==> inputs of branch ember <==
==> flow/design.v <==
module ex2_1 (
	      input 		 clk, rst, validi,
	      input [31:0] 	 data_in,
	      output logic 	 valido, 
	      output logic [31:0] data_out
	      );
   enum 			 {S0, S1, S2} state, next;
   logic [31:0]  		 a1, a2, a3;
   logic [31:0]			 counter;
   always_ff @(posedge clk or posedge rst) begin
      if (rst) begin
	 data_out <= 32'b0;
	 valido <= 1'b0;
	 state = S0;
	 counter = 0;
	 a1 = 0;
	 a2 = 0;
	 a3 = 0;
      end
      else begin
	 case (state)
	   S0: begin
	      if (validi) 
		  	begin
		  		a1 = data_in;
		  		a2 += data_in;
		  		a3 *= data_in;
		  		data_out <= a2;
		 		if(counter > 2 && (counter % 3 == 0)) 
					begin
	 	 				valido <= 1'b1;
		 			end
		 		next = S1;
		 		counter += 1;
		  	end
		  else 
		  	begin
		 		next = S0;
		 		counter = 0;
				valido <= 1'b0;
	      	end
	   end
	   S1: begin
	      if (validi) 
		  	begin
		 		a1 *= data_in;
		 		a2 = data_in;
		 		a3 += data_in;
		 		data_out <= a3;
		 		if(counter > 2 && (counter % 3 == 1)) 
					begin
	 	 				valido <= 1'b1;
		 			end
		 		next = S2;
		 		counter += 1;
			end	      
		  else 
		  	begin
				next = S0;
				counter = 0;
				valido <= 1'b0;
		  	end
	   end
	   S2: begin
	      if (validi) 
		  	begin
		 		a1 += data_in;
		 		a2 *= data_in;
		 		a3 = data_in;
		 		data_out <= a1;
		 		if(counter % 3 == 2) 
					begin
		 				valido <= 1'b1;
		  			end
	      		next = S0;
		  		counter += 1;
			end
		  else 
		  	begin
				next = S0;
		 		counter = 0;
				valido <= 1'b0;
			end
	   end
	 endcase
	 state = next;
      end
   end
endmodule
==> flow/run.sh <==
#!/bin/bash
# the make line also repeats each setting of config.mk as NAME=value (left out here)
make -C /OpenROAD-flow-scripts/flow DESIGN_CONFIG=/design/flow/config.mk WORK_HOME=/design/flow/orfs CLKGATE_MAP_FILE= finish
==> flow/config.mk <==
export PLATFORM = sky130hd
export DESIGN_NAME = ex2_1
export DESIGN_NICKNAME = ex2_1
export VERILOG_FILES = /design/flow/design.v
export SDC_FILE = /design/flow/constraint.sdc
export NUM_CORES = 4
export LEC_CHECK = 0
export ABC_AREA = 1
export CAP_MARGIN = 20
export CORE_MARGIN = 2
export CORE_UTILIZATION = 72
export CTS_CLUSTER_DIAMETER = 119
export CTS_CLUSTER_SIZE = 94
export SETUP_SLACK_MARGIN = 0.81
export SLEW_MARGIN = 40
==> flow/constraint.sdc <==
create_clock -name core_clock -period 2.85 [get_ports {clk}]
set_input_delay 0.5700 -clock core_clock [delete_from_list [all_inputs] [get_ports {clk}]]
set_output_delay 0.5700 -clock core_clock [all_outputs]
set_load 0.01 [all_outputs]
==> branch garnet (differences from branch ember) <==
==> flow/config.mk (replaced) <==
export PLATFORM = sky130hd
export DESIGN_NAME = ex2_1
export DESIGN_NICKNAME = ex2_1
export VERILOG_FILES = /design/flow/design.v
export SDC_FILE = /design/flow/constraint.sdc
export NUM_CORES = 4
export LEC_CHECK = 0
export CAP_MARGIN = 20
export CORE_MARGIN = 2
export CORE_UTILIZATION = 72
export CTS_CLUSTER_SIZE = 34
export MAX_ROUTING_LAYER = met4
export PLACE_DENSITY_LB_ADDON = 0.28
export SLEW_MARGIN = 20
export TNS_END_PERCENT = 5
==> flow/constraint.sdc (replaced) <==
create_clock -name core_clock -period 8.94 [get_ports {clk}]
set_input_delay 1.7880 -clock core_clock [delete_from_list [all_inputs] [get_ports {clk}]]
set_output_delay 1.7880 -clock core_clock [all_outputs]
set_load 0.01 [all_outputs]
==> summary of the runs <==
- Branch ember stopped in 5_1_grt. Branch garnet completed, yet does not pass: setup timing.
- Synthesized area: branch ember is smaller than branch garnet (0.67%).
- Against branch garnet, the synthesized cell count of branch ember is larger by 8.4%.
- Between branch ember and branch garnet, the lower die area is in branch ember (gap about 0.66%, measured against branch garnet).
==> figures <==
| item | branch ember | branch garnet |
|---|---|---|
| Avg Inst Size Synth | 7.62 um^2 | 8.31 um^2 |
| Die span in x | 293 um | 294 um |
| Chip area from the yosys synthesis statistics | 60000 um^2 | 60400 um^2 |
| Post-synthesis mux area share | 0 | 0.00205 |
| Starting density of the core | 0.729 | 0.725 |
| XOR Share, Synth | 0.0311 | 0.0508 |
| DP Cell Count | 9671 | 8394 |
| Area share of the leading cell type in the synthesized netlist | 0.410 | 0.407 |
| HPWL Detailed | 187000 um | 154000 um |
| Post-Synth AOI/OAI Area | 0.0698 | 0.0810 |
| Yosys cell count | 7874 | 7265 |
| Placement-stage worst setup slack | -5650 ps | -1330 ps |
| Gate count of the mapped netlist | 7874 | 7265 |
| Count of cell types in the netlist | 55 | 102 |
| Run status | aborted with a tool error | finished with violations |
| Failing step | 5_1_grt | - |
| Reasons for failing layout checks | - | setup timing |
| Routability congestion estimate | 1.04 | 1.04 |
| Instance area after placement | 71300 um^2 | 64300 um^2 |
| Number of setup buffers added after CTS | 188 | 50 |
| Total die size | 85600 um^2 | 86200 um^2 |

* * *

==> inputs of tundra <==
Starts from the design.v that is shown in full above.
make LEC_CHECK=0 CAP_MARGIN=20 CORE_MARGIN=2 CORE_UTILIZATION=72 CTS_CLUSTER_DIAMETER=119 CTS_CLUSTER_SIZE=10 PLACE_DENSITY_LB_ADDON=0.0 SETUP_SLACK_MARGIN=0.81 SLEW_MARGIN=20 finish   # period 2.85 ns
run.sh (not shown) runs the stock make flow with config.mk's settings and CLKGATE_MAP_FILE=.
==> maple: changes against tundra <==
- CORE_UTILIZATION: 72 -> 70
- CTS_CLUSTER_DIAMETER: 119 -> not set
- CTS_CLUSTER_SIZE: 10 -> 32
- MAX_ROUTING_LAYER: not set -> met4
- PLACE_DENSITY_LB_ADDON: 0.0 -> not set
- SETUP_SLACK_MARGIN: 0.81 -> not set
==> flow/constraint.sdc (replaced) <==
create_clock -name core_clock -period 8.69 [get_ports {clk}]
set_input_delay 1.7380 -clock core_clock [delete_from_list [all_inputs] [get_ports {clk}]]
set_output_delay 1.7380 -clock core_clock [all_outputs]
set_load 0.01 [all_outputs]
==> qor summary <==
| item | tundra | maple |
|---|---|---|
| Die Width | 294 um | 298 um |
| Cell count after placement | 9,010 | 8,544 |
| Height of the die | 294 um | 298 um |
| Post-detailed-placement cell area | 0.0699 mm^2 | 0.0652 mm^2 |
| Status | did not finish | failed layout checks |
| Last stage reached | 5_1_grt | - |
| Violated checks | - | setup timing |
| Total of cells resized after clock tree synthesis | 538 | 231 |
| Starting density of the core | 72.5% | 70.8% |
| Detailed Place HPWL | 161,000 um | 157,000 um |
| Routability Congestion | 1.03 | 1.02 |
| Die area | 0.0862 mm^2 | 0.0886 mm^2 |
| Pre-CTS worst setup slack | -6.19 ns | -1.48 ns |
| Placeable core region | 0.0833 mm^2 | 0.0853 mm^2 |
| Floorplan row count | 106 | 107 |

* * *

==> delta <==
// ex2_1: RTL as listed in full above, without the edits since
export LEC_CHECK = 0
export CAP_MARGIN = 20
export CORE_MARGIN = 2
export CORE_UTILIZATION = 14
export SLEW_MARGIN = 20
create_clock -name core_clock -period 13.6 [get_ports {clk}]
==> inputs of raven, as changes to delta <==
CAP_MARGIN = 15   (was 20)
CORE_UTILIZATION = 71   (was 14)
HOLD_SLACK_MARGIN = -0.09   (was not set)
SETUP_SLACK_MARGIN = -0.59   (was not set)
==> flow/constraint.sdc (replaced) <==
create_clock -name core_clock -period 7.69 [get_ports {clk}]
set_input_delay 1.5380 -clock core_clock [delete_from_list [all_inputs] [get_ports {clk}]]
set_output_delay 1.5380 -clock core_clock [all_outputs]
set_load 0.01 [all_outputs]
==> results <==
                                                                          raven      delta
Run status                                             finished with violations  no timing/DRC/antenna violations
Layout check failures                                              setup timing          -
Routability congestion estimate                                            1.02      0.883
Dpl cell area                                                         66900 µm²  67400 µm²
Worst path setup slack after routing                                   -1500 ps    1360 ps
Violation tally from detailed-route iteration zero                         5914       4029
Ant diodes                                                                    5          4
Met1 wire length                                                        71.1 mm    84.3 mm
Met3 GRT Util                                                             14.8%      2.20%
Proportion of cell area occupied by multi-input gates                     71.7%      71.7%
Storage cell area                                                      4120 µm²   4130 µm²
Flop2flop setup slack                                                   -890 ps    3240 ps

* * *

==> harbor: inputs <==
// ex2_1: RTL as listed in full above, without the edits since
==> flow/config.mk <==
export PLATFORM = sky130hd
export DESIGN_NAME = ex2_1
export DESIGN_NICKNAME = ex2_1
export VERILOG_FILES = /design/flow/design.v
export SDC_FILE = /design/flow/constraint.sdc
export NUM_CORES = 4
export LEC_CHECK = 0
export CAP_MARGIN = 10
export CELL_PAD_IN_SITES_DETAIL_PLACEMENT = 2
export CELL_PAD_IN_SITES_GLOBAL_PLACEMENT = 2
export CORE_MARGIN = 9
export CORE_UTILIZATION = 17
export CTS_CLUSTER_DIAMETER = 77
export CTS_CLUSTER_SIZE = 25
export GPL_ROUTABILITY_DRIVEN = 1
export GPL_TIMING_DRIVEN = 0
export MIN_ROUTING_LAYER = met2
export PLACE_DENSITY_LB_ADDON = 0.13
export SLEW_MARGIN = 20
export TNS_END_PERCENT = 85
==> flow/constraint.sdc <==
create_clock -name core_clock -period 8.27 [get_ports {clk}]
set_input_delay 1.6540 -clock core_clock [delete_from_list [all_inputs] [get_ports {clk}]]
set_output_delay 1.6540 -clock core_clock [all_outputs]
set_load 0.01 [all_outputs]
==> inputs of indigo, as changes to harbor <==
- CAP_MARGIN: 10 -> 15
- CELL_PAD_IN_SITES_DETAIL_PLACEMENT: 2 -> not set
- CELL_PAD_IN_SITES_GLOBAL_PLACEMENT: 2 -> not set
- CORE_MARGIN: 9 -> 2
- CORE_UTILIZATION: 17 -> 71
- CTS_CLUSTER_DIAMETER: 77 -> not set
- CTS_CLUSTER_SIZE: 25 -> not set
- GPL_ROUTABILITY_DRIVEN: 1 -> not set
- GPL_TIMING_DRIVEN: 0 -> not set
- MIN_ROUTING_LAYER: met2 -> not set
- PLACE_DENSITY_LB_ADDON: 0.13 -> not set
- SETUP_SLACK_MARGIN: not set -> -0.59
- TNS_END_PERCENT: 85 -> not set
==> flow/constraint.sdc (replaced) <==
create_clock -name core_clock -period 8.13 [get_ports {clk}]
set_input_delay 1.6260 -clock core_clock [delete_from_list [all_inputs] [get_ports {clk}]]
set_output_delay 1.6260 -clock core_clock [all_outputs]
set_load 0.01 [all_outputs]
==> results <==
harbor completed, yet does not pass: negative setup slack. indigo finished but fails on negative setup slack.
Against harbor, the non-clock buffer count of indigo is higher by 75.
Of indigo and harbor, indigo has the higher sequential share of layout area (gap 0.41 points).
In indigo the setup slack is higher than in harbor, by 0.69 ns.
In indigo the via count is lower than in harbor, by about 27%.
Against indigo, the count of clock-buffer cells in the layout of harbor is lower by 2.
==> figures <==
                                                                                          harbor                      indigo
Vias per Instance                                                                           5.947                       6.135
Run status                                                             complete, but fails checks  complete, but fails checks
Reasons for failing layout checks                                            negative setup slack        negative setup slack
Die Height                                                                               613.9 um                    295.6 um
Post-placement worst setup slack                                                        -7.635 ns                   -1.891 ns
Maximum fanout along the worst path                                                             9                           7
Weighted congestion at the end of routability-driven global placement                      0.9971                      0.9838
Dominant cell type by count on the critical path                                             fa_1                       buf_4
Cell resize tally after clock tree synthesis                                                  733                         154
Via count of the first global-routing pass                                                 90,970                      56,310
Worst-path clk slew                                                                       0.09 ns                     0.08 ns
Data required, critical path                                                              8.74 ns                     8.55 ns
Overall via count from detail_route                                                        74,810                      54,450

* * *

==> trial 66 <==
// ex2_1: RTL as listed in full above, without the edits since
export LEC_CHECK = 0
export CAP_MARGIN = 20
export CORE_MARGIN = 2
export CORE_UTILIZATION = 72
export CTS_CLUSTER_DIAMETER = 394
export CTS_CLUSTER_SIZE = 100
export HOLD_SLACK_MARGIN = 0.27
export SLEW_MARGIN = 20
export TNS_END_PERCENT = 40
create_clock -name core_clock -period 10.0 [get_ports {clk}]
==> build 62: changes against trial 66 <==
--- a/flow/config.mk
+++ b/flow/config.mk
@@ -7,9 +7,10 @@
 export LEC_CHECK = 0
 export CAP_MARGIN = 20
+export CORE_ASPECT_RATIO = 0.5
 export CORE_MARGIN = 2
-export CORE_UTILIZATION = 72
+export CORE_UTILIZATION = 55
 export CTS_CLUSTER_DIAMETER = 394
 export CTS_CLUSTER_SIZE = 100
-export HOLD_SLACK_MARGIN = 0.27
+export GPL_ROUTABILITY_DRIVEN = 0
 export SLEW_MARGIN = 20
 export TNS_END_PERCENT = 40
==> build 3: changes against trial 66 <==
--- a/flow/config.mk
+++ b/flow/config.mk
@@ -9,7 +9,6 @@
 export CORE_MARGIN = 2
 export CORE_UTILIZATION = 72
-export CTS_CLUSTER_DIAMETER = 394
-export CTS_CLUSTER_SIZE = 100
-export HOLD_SLACK_MARGIN = 0.27
+export CTS_CLUSTER_DIAMETER = 119
+export CTS_CLUSTER_SIZE = 94
+export SETUP_SLACK_MARGIN = 0.81
 export SLEW_MARGIN = 20
-export TNS_END_PERCENT = 40
==> flow/constraint.sdc (replaced) <==
create_clock -name core_clock -period 2.85 [get_ports {clk}]
set_input_delay 0.5700 -clock core_clock [delete_from_list [all_inputs] [get_ports {clk}]]
set_output_delay 0.5700 -clock core_clock [all_outputs]
set_load 0.01 [all_outputs]
==> build 64: changes against trial 66 <==
==> flow/config.mk (replaced) <==
export PLATFORM = sky130hd
export DESIGN_NAME = ex2_1
export DESIGN_NICKNAME = ex2_1
export VERILOG_FILES = /design/flow/design.v
export SDC_FILE = /design/flow/constraint.sdc
export NUM_CORES = 4
export LEC_CHECK = 0
export CAP_MARGIN = 20
export CORE_MARGIN = 2
export CORE_UTILIZATION = 66
export SLEW_MARGIN = 20
==> flow/constraint.sdc (replaced) <==
create_clock -name core_clock -period 13.6 [get_ports {clk}]
set_input_delay 2.7200 -clock core_clock [delete_from_list [all_inputs] [get_ports {clk}]]
set_output_delay 2.7200 -clock core_clock [all_outputs]
set_load 0.01 [all_outputs]
==> qor summary <==
	build 3	build 62	build 64	trial 66
Path category of the worst min-delay check	-	reg -> reg	reg -> reg	reg -> reg
Type of the worst setup path	-	in -> reg	in -> reg	in -> reg
Non-clock inverter total of the final layout	-	1567	1567	1567
Run status	stopped before the end	finished clean	finished clean	finished clean
Last stage reached	global routing (5_1_grt)	-	-	-
Data required time at the worst endpoint	-	10440 ps	13970 ps	10320 ps
Start point of the critical path	-	data_in[4]	data_in[3]	data_in[2]
Tool warnings	-	34	37	40
End point of the critical path	-	a1[31]$_DFFE_PP0P_	a1[31]$_DFFE_PP0P_	a1[31]$_DFFE_PP0P_
Endpoint of the worst register-to-register path	-	valido$_DFFE_PP0P_	a2[29]$_DFFE_PP0P_	valido$_DFFE_PP0P_
Detailed placer's ending HPWL	159000 um	163000 um	142000 um	147000 um
Max Transition Viols Final	-	0	0	0
Combinational Gates	-	5097	5097	5097
Worst clock skew	-	20.6 ps	19.8 ps	17.9 ps
Tightest Pin Transition	-	1120 ps	1130 ps	1100 ps
Length of routed wiring on met1	-	83600 um	73100 um	68800 um
Core ar.	83300 um^2	108000 um^2	90300 um^2	83300 um^2
Slack of the worst reg-to-reg path	-	610 ps	3240 ps	630 ps
Top routing layer in use	-	met5	met5	met5
Die outline area	86200 um^2	113000 um^2	93900 um^2	86200 um^2
Hold Path Stages	-	2	2	1
Pre-CTS setup slack	-6150 ps	-1130 ps	1220 ps	-700 ps
Final setup violation count	-	0	0	0
